== north ==
==> flow/design.v (excerpt) <==
module Viterbi(Dx, Rx, oen, rxrdy, clock, seqrdy,reset
    );
Size: roughly 2000 cells after synthesis, roughly 250 flip-flops.
Settings: LEC_CHECK=0, ABC_AREA=1, CAP_MARGIN=20, CELL_PAD_IN_SITES_GLOBAL_PLACEMENT=1, CORE_MARGIN=2, CORE_UTILIZATION=68, CTS_CLUSTER_SIZE=25, GPL_ROUTABILITY_DRIVEN=0, HOLD_SLACK_MARGIN=-0.09, MAX_ROUTING_LAYER=met4, MIN_ROUTING_LAYER=met2, PLACE_DENSITY_LB_ADDON=0.07, SETUP_SLACK_MARGIN=0.55, SLEW_MARGIN=25; clock period 8.85 ns.
run.sh (not shown) runs the stock make flow with config.mk's settings and CLKGATE_MAP_FILE=.
north never completed, since it errored out during 3_1_place_gp_skip_io.
Changes in south relative to north:
# north
export LEC_CHECK = 0
export ABC_AREA = 1
export CAP_MARGIN = 20
export CELL_PAD_IN_SITES_GLOBAL_PLACEMENT = 1
export CORE_MARGIN = 2
export CORE_UTILIZATION = 68
export CTS_CLUSTER_SIZE = 25
export GPL_ROUTABILITY_DRIVEN = 0
export HOLD_SLACK_MARGIN = -0.09
export MAX_ROUTING_LAYER = met4
export MIN_ROUTING_LAYER = met2
export PLACE_DENSITY_LB_ADDON = 0.07
export SETUP_SLACK_MARGIN = 0.55
export SLEW_MARGIN = 25
create_clock -name core_clock -period 8.85 [get_ports {clock}]
# south
export LEC_CHECK = 0
export CAP_MARGIN = 20
export CORE_MARGIN = 2
export CORE_UTILIZATION = 66
export SLEW_MARGIN = 20
create_clock -name core_clock -period 9.05 [get_ports {clock}]
==> results <==
- south: full flow OK, the timing, DRC and antenna checks passed
- Relative to north, the synthesized cell count measured on south has decreased by more than 10%.
- south gives less initial core utilization than north did.
- The synthesized-area fraction occupied by xor and xnor cells number comes out higher for south vs north.
- Between north and south, the flow reports core outline area increasing by a few percent.
- Compared with north, synthesized area in south increased by a few percent.
- Compared to north, south has area of the synthesized netlist per yosys stat 3.5% higher.
- Between north and south, post-synthesis simple-gate area fraction decreased.
- Between north and south, die area is higher for south, north comes in under that.
Changes in east relative to south:
# south
export LEC_CHECK = 0
export CAP_MARGIN = 20
export CORE_MARGIN = 2
export CORE_UTILIZATION = 66
export SLEW_MARGIN = 20
create_clock -name core_clock -period 9.05 [get_ports {clock}]
# east
export LEC_CHECK = 0
export CAP_MARGIN = 20
export CORE_MARGIN = 2
export CORE_UTILIZATION = 72
export CTS_CLUSTER_DIAMETER = 382
export CTS_CLUSTER_SIZE = 10
export SETUP_SLACK_MARGIN = 2.58
export SLEW_MARGIN = 20
export TNS_END_PERCENT = 5
create_clock -name core_clock -period 8.67 [get_ports {clock}]
east went all the way through the flow, and no timing, DRC or antenna check failed. In the reports for east and south, the smaller via count of the routed design belongs to south. | non-clock buffer count | lower: south |. The lower proportion of cell area spent on the clock network of east and south is in east. Sort east and south by final critical-path share of the clock period asc -> top: south. Transition time of the tightest slew-check pin delta for east relative to south: 0.049 ns higher. Final worst-path setup slack: east and south compared, higher one is south. Between east and south, the total of cells resized after clock tree synthesis is lower for south. On overall routed net length, east does worse than south. The placed standard-cell area in east sits 2.0% above the value recorded for south.
[inputs] west vs east
# east
export LEC_CHECK = 0
export CAP_MARGIN = 20
export CORE_MARGIN = 2
export CORE_UTILIZATION = 72
export CTS_CLUSTER_DIAMETER = 382
export CTS_CLUSTER_SIZE = 10
export SETUP_SLACK_MARGIN = 2.58
export SLEW_MARGIN = 20
export TNS_END_PERCENT = 5
create_clock -name core_clock -period 8.67 [get_ports {clock}]
# west
export LEC_CHECK = 0
export ABC_AREA = 1
export CAP_MARGIN = 20
export CORE_MARGIN = 2
export CORE_UTILIZATION = 70
export PLACE_DENSITY_LB_ADDON = 0.27
export SLEW_MARGIN = 20
create_clock -name core_clock -period 7.79 [get_ports {clock}]
[summary]
Across west and east, none had a timing, DRC or antenna violation. east leaves less setup margin than west. A dominant kind of combinational cell of simple AND/OR/NAND/NOR gates is what west shows, while multiplexers belongs to east. Mapped cell area came out lower on west than on east. Relative to east, the layout buffer count excluding clock buffers measured on west has decreased by more than half. From east to west, DRC violation count after routing did not move at all. Delta (west minus east): count of cells resized by post-cts repair decreased 78, utilization decreased 12 points, total via count after detailed routing decreased about 3.2%, number of standard cells reported by yosys increased 380, final design area excluding fillers decreased 2800 µm².
Here is what was changed in the inputs of middle compared with west.
# west
export LEC_CHECK = 0
export ABC_AREA = 1
export CAP_MARGIN = 20
export CORE_MARGIN = 2
export CORE_UTILIZATION = 70
export PLACE_DENSITY_LB_ADDON = 0.27
export SLEW_MARGIN = 20
create_clock -name core_clock -period 7.79 [get_ports {clock}]
# middle
export LEC_CHECK = 0
export CAP_MARGIN = 20
export CORE_MARGIN = 2
export CORE_UTILIZATION = 40
export SLEW_MARGIN = 20
create_clock -name core_clock -period 8.0 [get_ports {clock}]
### Flow results
For middle and west, there was not a single run that failed to finish clean. Compared with west, middle shows synthesized cell area that has gone up by a few percent. Looking only at number of vias per cell, and setting everything else aside, the lower value of middle and west goes to middle. Relative to west, final worst-path cycle share has increased by 3.0 points in middle. Clock tree skew after final layout in middle vs west: up 0.011 ns. The final worst-path setup slack of middle falls short of that of west by 0.23 ns. | maximum frequency | middle vs west | 5.6% lower |. The run showing the smaller wire length of the first global-routing pass is west.

---

Setup of alpha:
Starting RTL as in the previous note.
export LEC_CHECK = 0
export ABC_AREA = 1
export CAP_MARGIN = 20
export CORE_MARGIN = 6
export CORE_UTILIZATION = 28
export CTS_CLUSTER_DIAMETER = 54
export GPL_ROUTABILITY_DRIVEN = 1
export PLACE_DENSITY_LB_ADDON = 0.21
export SETUP_SLACK_MARGIN = 0.06
export SLEW_MARGIN = 20
create_clock -name core_clock -period 5.45 [get_ports {clock}]
The final report for alpha shows a completed flow and a layout that fails verification, specifically setup timing.
For beta, these inputs were changed with respect to alpha:
--- a/flow/config.mk
+++ b/flow/config.mk
@@ -8,9 +8,8 @@
 export ABC_AREA = 1
 export CAP_MARGIN = 20
-export CORE_MARGIN = 6
-export CORE_UTILIZATION = 28
-export CTS_CLUSTER_DIAMETER = 54
-export GPL_ROUTABILITY_DRIVEN = 1
-export PLACE_DENSITY_LB_ADDON = 0.21
-export SETUP_SLACK_MARGIN = 0.06
+export CORE_MARGIN = 2
+export CORE_UTILIZATION = 72
+export CTS_CLUSTER_DIAMETER = 370
+export CTS_CLUSTER_SIZE = 83
+export PLACE_DENSITY_LB_ADDON = 0.16
 export SLEW_MARGIN = 20
==> flow/constraint.sdc <==
create_clock -name core_clock -period 6.29 [get_ports {clock}]
set_input_delay 1.2580 -clock core_clock [delete_from_list [all_inputs] [get_ports {clock}]]
set_output_delay 1.2580 -clock core_clock [all_outputs]
set_load 0.01 [all_outputs]
Tool error GRT-0232 stopped beta during 5_1_grt; no final results. Per the comparison of beta with alpha, initial core utilization climbed 45 points; vertical die dimension dropped 98 um. Looking at worst setup timing slack at the placement stage across both flows, beta is the stronger of the two, with alpha trailing. [compare] base=alpha new=beta: global placer's final weighted congestion went up by about 13%, cell resize tally after clock tree synthesis went up by 26%.
#### Input delta (gamma over beta)
--- a/flow/config.mk
+++ b/flow/config.mk
@@ -10,6 +10,7 @@
 export CORE_MARGIN = 2
 export CORE_UTILIZATION = 72
-export CTS_CLUSTER_DIAMETER = 370
-export CTS_CLUSTER_SIZE = 83
-export PLACE_DENSITY_LB_ADDON = 0.16
+export CTS_CLUSTER_DIAMETER = 255
+export CTS_CLUSTER_SIZE = 72
+export PLACE_DENSITY_LB_ADDON = 0.06
+export SETUP_SLACK_MARGIN = 1.78
 export SLEW_MARGIN = 20
==> flow/constraint.sdc <==
create_clock -name core_clock -period 8.0 [get_ports {clock}]
set_input_delay 1.6000 -clock core_clock [delete_from_list [all_inputs] [get_ports {clock}]]
set_output_delay 1.6000 -clock core_clock [all_outputs]
set_load 0.01 [all_outputs]
==> results <==
gamma and beta: no clean run. On number of port buffers, gamma and beta are basically level. Re die outline height: no difference whatsoever between beta and gamma. Going from beta to gamma, post-CTS repair timing setup buffer count went down 38, post-detailed-placement half-perimeter wirelength went down about 5%. Global placer's final weighted congestion in gamma vs beta: up about 0.7%. Re synthesis-stage register bit count: no difference whatsoever between beta and gamma. From beta to gamma, post-synthesis async set-or-reset flop share did not move at all.
